job 4259:
==> flow/design.v (excerpt) <==
module DT(
        input                   clk,
        input                   reset,
        output                  done,
        output                  sti_rd,
        output  [9:0]           sti_addr,
        input   [15:0]          sti_di,
        output                  res_wr,
        output                  res_rd,
        output  reg [13:0]      res_addr,
        output  reg [7:0]       res_do,
        input   [7:0]           res_di
        );
Size: ~140 flip-flops, about 62 I/O pins, about 11,000 µm² of cells after synthesis.
Settings: LEC_CHECK=0, CAP_MARGIN=15, CORE_MARGIN=2, CORE_UTILIZATION=71, CTS_CLUSTER_SIZE=35, SETUP_SLACK_MARGIN=2.04, SLEW_MARGIN=20; clock period 7.01 ns.
run.sh (not shown) runs the stock make flow with config.mk's settings and CLKGATE_MAP_FILE=.
| job 4259 | all stages done | FAIL | setup timing |
What job 4124 does differently from job 4259 at the input level:
- CTS_CLUSTER_SIZE: 35 -> unset
- CAP_MARGIN: 15 -> 20
- SETUP_SLACK_MARGIN: 2.04 -> unset
- CORE_UTILIZATION: 71 -> 40
- the clock period (ns, I/O delays scaled along): 7.01 -> 6.32
Notes after the runs:
- On job 4124: met1 layer usage reported by global route is 18 points lower than what job 4259 gave.
- Of job 4259 and job 4124, the higher chip height belongs to job 4124.
- From the logs: job 4124 reached the end of the flow and failed the layout checks with setup timing.
- The clock-pin slew on the worst setup and hold paths of job 4259 and that of job 4124 are within noise of each other.
- Changes observed in job 4124 relative to job 4259: biggest cell delay along the critical path shrank by 0.04 ns, transition time at the pin with the least slew margin shrank by 0.12 ns, critical path depth in cells grew by 11%.
Input changes introduced in job 6642 (baseline for comparison: job 4124):
- a change of CORE_UTILIZATION from 40 to 67
- an added CTS_CLUSTER_SIZE of 24
- an added ABC_AREA of 1
- a change of the clock period (ns, I/O delays scaled along) from 6.32 to 7.13
Notes after the runs:
- In summary, job 6642 completed successfully, with a layout that passed the timing, DRC and antenna checks.
- Comparing worst hold slack for job 6642 and job 4124, the bigger number came from job 4124.
- Going from job 4124 to job 6642, worst setup slack rose by 0.80 ns; starting density of the core now sits higher; utilization after layout increased 29 points.
What job 3164 does differently from job 6642 at the input level:
- a deleted ABC_AREA that had been 1
- a change of CORE_UTILIZATION from 67 to 21
- a deleted CTS_CLUSTER_SIZE that had been 24
- a change of the clock period (ns, I/O delays scaled along) from 7.13 to 8.62
Findings:
First-iteration DRC count went down by more than a quarter going from job 6642 to job 3164. Sequential share of layout area, job 6642 and job 3164, lower one = job 6642. Of job 6642 and job 3164, the run reporting the higher portion of total power attributed to the clock network was job 6642. Looking at detailed placer's ending HPWL across job 6642 and job 3164, the one that comes out higher is job 3164.

DT again, from the RTL that the note above started with.
clock: 9.0 ns
lec_check: 0
abc_area: 1
cap_margin: 20
core_aspect_ratio: 0.5
core_margin: 2
core_utilization: 56
cts_cluster_diameter: 288
cts_cluster_size: 98
gpl_routability_driven: 1
place_density: 0.35
slew_margin: 20
tns_end_percent: 20
Then changed:
CAP_MARGIN = 40   (was 20)
CORE_UTILIZATION = 57   (was 56)
CTS_CLUSTER_DIAMETER = 262   (was 288)
GPL_ROUTABILITY_DRIVEN = unset   (was 1)
SETUP_SLACK_MARGIN = -0.8   (was unset)
Outcome:
- wire length rose slightly
- via count rose slightly
- total power came out lower by a few percent
- design area shrinks slightly
- sequential power is about the same
- setup slack loses 0.10 ns
- core utilization rose by 0.21 points
- die size falls slightly
- area after synthesis does not change
- register-to-register slack gains 0.03 ns
- non-clock buffer count rises by 1
Then changed:
CAP_MARGIN = 20   (was 40)
CORE_ASPECT_RATIO = 1.87   (was 0.5)
CORE_UTILIZATION = 39   (was 57)
CTS_CLUSTER_DIAMETER = 374   (was 262)
PLACE_DENSITY = unset   (was 0.35)
What happened: Power is higher by a few percent; cell count is higher by a few percent; worst hold slack is better by 0.011 ns; worst setup slack is better by 0.15 ns; combinational power is about the same; via count is lower by a few percent; synthesized area does not change; count of clock-buffer cells in the layout is lower by 3; register-to-register slack is worse by 0.03 ns; wire length is higher by a few percent; global-route usage is lower by 8.4 points.

DT again, from the RTL that the note above started with.
clock: 9.0 ns
lec_check: 0
abc_area: 1
cap_margin: 20
core_aspect_ratio: 1.87
core_margin: 2
core_utilization: 40
cts_cluster_diameter: 374
cts_cluster_size: 15
setup_slack_margin: -0.8
slew_margin: 20
Edit:
Settings changed: ABC_AREA 1 to default, CORE_ASPECT_RATIO 1.87 to 0.7, CTS_CLUSTER_DIAMETER 374 to default, CTS_CLUSTER_SIZE 15 to default, GPL_ROUTABILITY_DRIVEN from default to 0, PLACE_DENSITY_LB_ADDON from default to 0.13, SETUP_SLACK_MARGIN -0.8 to -0.78.
Effect: The changed run completed with no timing, DRC or antenna violations. First-iteration DRC count came out higher by 42%. Count of clock-buffer cells in the layout goes up by 4. Sequential power came out higher by about 0.8%. Cell area falls by 5.6%. Worst setup slack loses 0.47 ns. Routed wire length drops by 9.3%. Utilization decreases by 0.17 points.
Edit:
Settings changed: ABC_AREA from default to 1, CORE_ASPECT_RATIO 0.7 to 0.5, CORE_UTILIZATION 40 to 56, CTS_CLUSTER_DIAMETER from default to 288, CTS_CLUSTER_SIZE from default to 100, GPL_ROUTABILITY_DRIVEN 0 to 1, PLACE_DENSITY_LB_ADDON 0.13 to 0.3, SETUP_SLACK_MARGIN -0.78 to default, TNS_END_PERCENT from default to 20.
The changed run finished clean; design area went up by 4.7%; sequential share of layout area went down by 1.3 points; routed wire length went up by 5.5%; combinational power went down by 23%; setup slack gains 0.50 ns; power went down by 2.2%; utilization went up by 19 points; global-route usage went up by 7.9 points; via count went up by 24%; maximum frequency went up by 6.2%; area after synthesis went up by 6.1%.
Edit:
Settings changed: ABC_AREA 1 to default, CELL_PAD_IN_SITES_GLOBAL_PLACEMENT from default to 1, CORE_ASPECT_RATIO 0.5 to 1.15, CORE_MARGIN 2 to 3, CORE_UTILIZATION 56 to 23, CTS_CLUSTER_DIAMETER 288 to default, CTS_CLUSTER_SIZE 100 to 65, GPL_ROUTABILITY_DRIVEN 1 to 0, PLACE_DENSITY_LB_ADDON 0.3 to 0.13, SETUP_SLACK_MARGIN from default to -0.78, TNS_END_PERCENT 20 to default.
After rerunning:
- The changed run ran to the end with no violations
- combinational power went up by a quarter to a third
- setup slack loses 0.57 ns
- register-to-register slack degrades by 0.28 ns
- clock power grows by a few percent
- non-clock buffer count goes up by 7
- cell count came out lower by a few percent
Edit:
Settings changed: ABC_AREA from default to 1, CAP_MARGIN 20 to 15, CELL_PAD_IN_SITES_GLOBAL_PLACEMENT 1 to 3, CORE_UTILIZATION 23 to 40, MAX_ROUTING_LAYER from default to met4, MIN_ROUTING_LAYER from default to met2, PLACE_DENSITY from default to 0.8, PLACE_DENSITY_LB_ADDON 0.13 to default, TNS_END_PERCENT from default to 50.
=> With this change the flow produced a layout that fails on DRC; total power shrinks by a few percent; flip-flop count stays the same; worst setup slack gets better by 0.41 ns; die area is lower by well over a third; via count increases by well over a third; clock-buffer cell count does not change; first-iteration DRC count increases to 6.6 times its value; wire length goes up by a few percent; sequential power decreases slightly.
Power and IR drop assume default switching activity.
